Design cordic_sincos, start of the top module:
module cordic_sincos(
	input clk,
	input rst,
	input start,
	input [15:0] z0,
	output ready,
	output reg done,
	output [15:0] x,
	output [15:0] y
	);
clock: 2.64 ns
lec_check: 0
abc_area: 1
cap_margin: 20
core_margin: 2
core_utilization: 72
cts_cluster_diameter: 216
cts_cluster_size: 97
place_density: 0.9
slew_margin: 20
tns_end_percent: 5
run.sh (not shown) runs the stock make flow with config.mk's settings and CLKGATE_MAP_FILE=.
The baseline aborted during clock tree synthesis (4_1_cts) on DPL-0038.
Change:
CORE_UTILIZATION = 66   (was 72)
CTS_CLUSTER_DIAMETER = not set   (was 216)
CTS_CLUSTER_SIZE = not set   (was 97)
PLACE_DENSITY = not set   (was 0.9)
TNS_END_PERCENT = not set   (was 5)
clock period = 5.11 ns   (was 2.64 ns; I/O delays follow)
This time the run completed with no timing, DRC or antenna violations.
Die area goes up by 8.7%.
Synthesized area stays the same.
Synthesized cell count is unchanged.
Change:
ABC_AREA = not set   (was 1)
CORE_UTILIZATION = 11   (was 66)
clock period = 7.7 ns   (was 5.11 ns; I/O delays follow)
=>
- The changed run completed without violations
- clock skew is about the same
- design area is higher by about 10%
- via count is lower by about 14%
- setup slack is better by 1.3 ns
- hold slack is worse by 0.026 ns
- sequential cell count does not change
Change:
CORE_UTILIZATION = 72   (was 11)
PLACE_DENSITY_LB_ADDON = 0.25   (was not set)
clock period = 4.15 ns   (was 7.7 ns; I/O delays follow)
Result:
- The changed run completed, yet does not pass: negative setup slack
- area after synthesis is unchanged
- sequential power rose by 85%
- critical path depth goes up by 5

* * *

Starting RTL as in the previous note.
==> flow/design.v (excerpt) <==
module cordic_sincos(
	input clk,
	input rst,
	input start,
	input [15:0] z0,
	output ready,
	output reg done,
	output [15:0] x,
	output [15:0] y
	);
==> flow/config.mk <==
export PLATFORM = sky130hd
export DESIGN_NAME = cordic_sincos
export DESIGN_NICKNAME = cordic_sincos
export VERILOG_FILES = /design/flow/design.v
export SDC_FILE = /design/flow/constraint.sdc
export NUM_CORES = 4
export LEC_CHECK = 0
export ABC_AREA = 1
export CAP_MARGIN = 20
export CORE_MARGIN = 2
export CORE_UTILIZATION = 67
export CTS_CLUSTER_DIAMETER = 29
export CTS_CLUSTER_SIZE = 74
export SLEW_MARGIN = 20
==> flow/constraint.sdc <==
create_clock -name core_clock -period 3.51 [get_ports {clk}]
set_input_delay 0.7020 -clock core_clock [delete_from_list [all_inputs] [get_ports {clk}]]
set_output_delay 0.7020 -clock core_clock [all_outputs]
set_load 0.01 [all_outputs]
The baseline finished clean.
Next try:
--- a/flow/config.mk
+++ b/flow/config.mk
@@ -8 +7,0 @@
-export ABC_AREA = 1
@@ -11,3 +10 @@
-export CORE_UTILIZATION = 67
-export CTS_CLUSTER_DIAMETER = 29
-export CTS_CLUSTER_SIZE = 74
+export CORE_UTILIZATION = 40
==> flow/constraint.sdc (replaced) <==
create_clock -name core_clock -period 4.75 [get_ports {clk}]
set_input_delay 0.9500 -clock core_clock [delete_from_list [all_inputs] [get_ports {clk}]]
set_output_delay 0.9500 -clock core_clock [all_outputs]
set_load 0.01 [all_outputs]
Outcome:
- utilization falls by 32 points
- die area came out higher by 60%
- routed wire length came out lower by 3.2%
- count of clock-buffer cells in the layout is unchanged
- setup slack improved by 0.23 ns
- clock skew barely changes
- register-to-register slack gains 0.23 ns
- total power is lower by 13%
- flip-flop count does not change

* * *

The RTL this note starts from:
==> flow/design.v <==
`timescale 1ns / 1ps
module cla_slice_part(g,p,a,b);
 input a, b;
 output g;  
 output p;  
 assign g = a & b;
 assign p = a ^ b;
endmodule
module CarryPropagateGenerateUnit( g,p,a,b);
	input  [15:0] a,b;
	output [15:0] g,p;
	cla_slice_part s0(g[0],p[0],a[0],b[0]);
	cla_slice_part s1(g[1],p[1],a[1],b[1]);
	cla_slice_part s2(g[2],p[2],a[2],b[2]);
	cla_slice_part s3(g[3],p[3],a[3],b[3]);
	cla_slice_part s4(g[4],p[4],a[4],b[4]);
	cla_slice_part s5(g[5],p[5],a[5],b[5]);
	cla_slice_part s6(g[6],p[6],a[6],b[6]);
	cla_slice_part s7(g[7],p[7],a[7],b[7]);
	cla_slice_part s8(g[8],p[8],a[8],b[8]);
	cla_slice_part s9(g[9],p[9],a[9],b[9]);
	cla_slice_part s10(g[10],p[10],a[10],b[10]);
	cla_slice_part s11(g[11],p[11],a[11],b[11]);
	cla_slice_part s12(g[12],p[12],a[12],b[12]);
	cla_slice_part s13(g[13],p[13],a[13],b[13]);
	cla_slice_part s14(g[14],p[14],a[14],b[14]);
	cla_slice_part s15(g[15],p[15],a[15],b[15]);
endmodule
module SixteenBitSummationUnit(sum,p,carry,cin);
  input [14:0] carry;
  input cin;
  input [15:0] p;
  output [15:0] sum;
  assign sum[0] = p[0] ^ cin;
  assign sum[1] = p[1] ^ carry[0];
  assign sum[2] = p[2] ^ carry[1];
  assign sum[3] = p[3] ^ carry[2];
  assign sum[4] = p[4] ^ carry[3];
  assign sum[5] = p[5] ^ carry[4];
  assign sum[6] = p[6] ^ carry[5];
  assign sum[7] = p[7] ^ carry[6];
  assign sum[8] = p[8] ^ carry[7];
  assign sum[9] = p[9] ^ carry[8];
  assign sum[10] = p[10] ^ carry[9];
  assign sum[11] = p[11] ^ carry[10];
  assign sum[12] = p[12] ^ carry[11];
  assign sum[13] = p[13] ^ carry[12];
  assign sum[14] = p[14] ^ carry[13];
  assign sum[15] = p[15] ^ carry[14];
endmodule
module four_bit_block_cla(P,G,carry,p,g,cin);
	input [3:0] p,g;
	input cin;
	output [2:0] carry;
	output P,G;
	assign	carry[0] = 	g[0] |
											cin & p[0];
	assign	carry[1] =  g[1] |
											g[0] & p[1] |
											cin  &  p[0] & p[1];
	assign	carry[2] =  g[2] |
											g[1] & p[2] |
											g[0] & p [1] & p[2] |
											cin  & p[0] & p[1] & p[2];
	assign	P = p[0] & p[1] & p[2] & p[3];
	assign	G = g[3] | 
							g[2] & p[3] |
							g[1] & p[2] & p[3] |
							g[0] & p[1] & p[2] & p[3];
endmodule
module cla_16_two_level(sum,cout,a,b,cin);
	input [15:0] a, b;
	input cin;
	output [15:0] sum;
	output  cout;
	wire [15:0]   g, p,carry;  
	wire [3:0]  G,P;
	assign carry[3]  = G[0] | cin & P[0];
	assign carry[7]  = G[1] | G[0] & P[1] | cin & P[0] & P[1]; 
	assign carry[11] = G[2] |
										 G[1] & P[2] |
										 G[0] & P[1] & P[2] | 
										 cin  & P[0] & P[1] & P[2];
	assign cout = G[3] |
								G[2] & P[3] |
								G[1] & P[2] & P[3] |
								G[0] & P[1] & P[2] & P[3] |
								cin   & P[0] & P[1] & P[2] & P[3];
	CarryPropagateGenerateUnit   CPGU( g,p,a,b);
	four_bit_block_cla FBBC0(P[0],G[0],carry[2:0],p[3:0],g[3:0],cin);     
	four_bit_block_cla FBBC1(P[1],G[1],carry[6:4],p[7:4],g[7:4],carry[3]);   
	four_bit_block_cla FBBC2(P[2],G[2],carry[10:8],p[11:8],g[11:8],carry[7]);
	four_bit_block_cla FBBC3(P[3],G[3],carry[14:12],p[15:12],g[15:12],carry[11]); 
	SixteenBitSummationUnit TTBSU(sum,p,carry[14:0],cin);
endmodule
`timescale 1ns / 1ps
module xnew2(
	output reg [15:0] x,
	input [15:0] x0,
	input [15:0] y,
	input cin,
	input reset,
	input stop,
	input clk
	);
	wire [15:0] sum,a,b;
	wire cout;	 
	cla_16_two_level alu(sum,cout,a,b,cin);
	assign a=x;
	assign b=cin?(~y):y;
	always @(posedge clk)
	begin
		if(reset)
		begin
			x<=x0;
		end
		else
		begin
			if(!stop)
			begin
				x<=sum;
			end
			else
			begin
				x<=x;
			end
		end
	end
endmodule
`timescale 1ns / 1ps
module ynew2(
	output reg [15:0] y,
	input [15:0] y0,
	input [15:0] x,
	input cin,
	input reset,
	input stop,
	input clk
	);
	wire [15:0] sum,a,b;
	wire cout;	 
	cla_16_two_level alu(sum,cout,a,b,cin);
	assign a=y;
	assign b=cin?(~x):x;
	always @(posedge clk)
	begin
		if(reset)
		begin
			y<=y0;
		end
		else
		begin
			if(!stop)
			begin
				y<=sum;
			end
			else
			begin
				y<=y;
			end
		end	
	end
endmodule
`timescale 1ns / 1ps
module znew2(
	output reg [15:0] z,
	output zsign,
	input [15:0] z0,
	input [15:0] zrom,
	input cin,
	input reset,
	input stop,
	input clk
	);
	wire [15:0] sum,a,b;
	wire cout;	 
	cla_16_two_level alu(sum,cout,a,b,cin);
	assign a=z;
	assign b=cin?(~zrom):zrom;
	always @(posedge clk)
	begin
		if(reset)
		begin
			z<=z0;
		end
		else
		begin
			if(!stop)
				z<=sum;
			else
				z<=z;
		end	
	end
	assign zsign=z[15];
endmodule
`timescale 1ns / 1ps
module datapathnew2(
	output [15:0] x,
	output [15:0] y,
	input [15:0] z0,
	input [3:0] i,
	input reset,
	input stop,
	input clk
	); 
	parameter xinit=16'b0010_0110_1101_1101;	 
	parameter yinit=16'b0;
	reg [15:0] zrom_q;
	wire [15:0] xval,yval,zval;
	wire [15:0] x0,y0;
	wire [15:0] z;
	wire zsign;
	always @(*)
	begin
		case(i)
			4'd0: zrom_q=16'b0011_0010_0100_0011;
			4'd1: zrom_q=16'b0001_1101_1010_1100;
			4'd2: zrom_q=16'b0000_1111_1010_1101;
			4'd3: zrom_q=16'b0000_0111_1111_0101;
			4'd4: zrom_q=16'b0000_0011_1111_1110;
			4'd5: zrom_q=16'b0000_0001_1111_1111;
			4'd6: zrom_q=16'b0000_0000_1111_1111;
			4'd7: zrom_q=16'b0000_0000_0111_1111;
			4'd8: zrom_q=16'b0000_0000_0011_1111;
			4'd9: zrom_q=16'b0000_0000_0001_1111;
			4'd10: zrom_q=16'b0000_0000_0000_1111;
			4'd11: zrom_q=16'b0000_0000_0000_0111;
			4'd12: zrom_q=16'b0000_0000_0000_0011;
			4'd13: zrom_q=16'b0000_0000_0000_0001;
			4'd14: zrom_q=16'b0;
			4'd15: zrom_q=16'b0;
			default: zrom_q=16'b0;
		endcase
	end
	xnew2 xmod(x,x0,yval,xcin,reset,stop,clk);
	ynew2 ymod(y,y0,xval,ycin,reset,stop,clk);
	znew2 zmod(z,zsign,z0,zval,zcin,reset,stop,clk);
	assign x0=xinit;
	assign y0=yinit;
	assign xval=$signed(x)>>>i;
	assign yval=$signed(y)>>>i;
	assign zval=zrom_q;
	assign xcin=zsign?1'b0:1'b1;
	assign ycin=zsign?1'b1:1'b0;
	assign zcin=zsign?1'b0:1'b1;
endmodule
`timescale 1ns / 1ps
module cordic_sincos(
	input clk,
	input rst,
	input start,
	input [15:0] z0,
	output ready,
	output reg done,
	output [15:0] x,
	output [15:0] y
	);
	reg busy;
	reg [3:0] cnt;
	wire load;
	assign ready = ~busy;
	assign load = rst | (start & ~busy);
	always @(posedge clk)
	begin
		if(rst)
		begin
			busy <= 1'b0;
			cnt <= 4'd0;
			done <= 1'b0;
		end
		else
		begin
			done <= 1'b0;
			if(!busy)
			begin
				cnt <= 4'd0;
				if(start)
					busy <= 1'b1;
			end
			else
			begin
				cnt <= cnt + 4'd1;
				if(cnt == 4'd15)
				begin
					busy <= 1'b0;
					done <= 1'b1;
				end
			end
		end
	end
	datapathnew2 dp(x,y,z0,cnt,load,~busy,clk);
endmodule
make LEC_CHECK=0 ABC_AREA=1 CAP_MARGIN=35 CELL_PAD_IN_SITES_GLOBAL_PLACEMENT=2 CORE_ASPECT_RATIO=0.73 CORE_MARGIN=4 CORE_UTILIZATION=40 CTS_CLUSTER_DIAMETER=168 GPL_TIMING_DRIVEN=0 MAX_ROUTING_LAYER=met4 SLEW_MARGIN=0 TNS_END_PERCENT=75 finish   # period 5.0 ns
==> next run, changes <==
CTS_CLUSTER_DIAMETER = 206   (was 168)
GPL_TIMING_DRIVEN = 1   (was 0)
HOLD_SLACK_MARGIN = 0.15   (was not set)
What happened:
- clock-buffer cell count drops by 2
- power is about the same
- utilization drops by 2.2 points
- clock power climbs by about a fifth
- register-to-register slack is better by 0.06 ns
- via count drops by a few percent
==> next run, changes <==
CAP_MARGIN = 20   (was 35)
CELL_PAD_IN_SITES_GLOBAL_PLACEMENT = not set   (was 2)
CORE_ASPECT_RATIO = 0.5   (was 0.73)
CORE_MARGIN = 2   (was 4)
CORE_UTILIZATION = 47   (was 40)
CTS_CLUSTER_DIAMETER = 209   (was 206)
CTS_CLUSTER_SIZE = 99   (was not set)
GPL_TIMING_DRIVEN = not set   (was 1)
HOLD_SLACK_MARGIN = not set   (was 0.15)
MAX_ROUTING_LAYER = not set   (was met4)
SLEW_MARGIN = 20   (was 0)
TNS_END_PERCENT = 15   (was 75)
Result:
- worst setup slack gets better by 0.19 ns
- register-to-register slack gains 0.19 ns
- via count fell by 1.0%
- synthesized cell count stays the same
- wire length came out lower by 12%
==> next run, changes <==
CAP_MARGIN = 35   (was 20)
CELL_PAD_IN_SITES_GLOBAL_PLACEMENT = 2   (was not set)
CORE_ASPECT_RATIO = not set   (was 0.5)
CORE_UTILIZATION = 40   (was 47)
CTS_CLUSTER_DIAMETER = not set   (was 209)
CTS_CLUSTER_SIZE = not set   (was 99)
GPL_TIMING_DRIVEN = 1   (was not set)
MAX_ROUTING_LAYER = met4   (was not set)
SLEW_MARGIN = 0   (was 20)
TNS_END_PERCENT = not set   (was 15)
Effect:
- maximum frequency drops by a few percent
- register-to-register slack is worse by 0.19 ns
- die size came out higher by about a fifth
- total power rises slightly
- setup slack gets worse by 0.19 ns
- combinational power stays flat
- cell area rises slightly
- synthesized area stays the same
- first-iteration DRC count shrinks by about a fifth
- final cell count is higher by a few percent
- via count is unchanged
Power figures rest on the tool's default switching activity, not on a simulated workload.
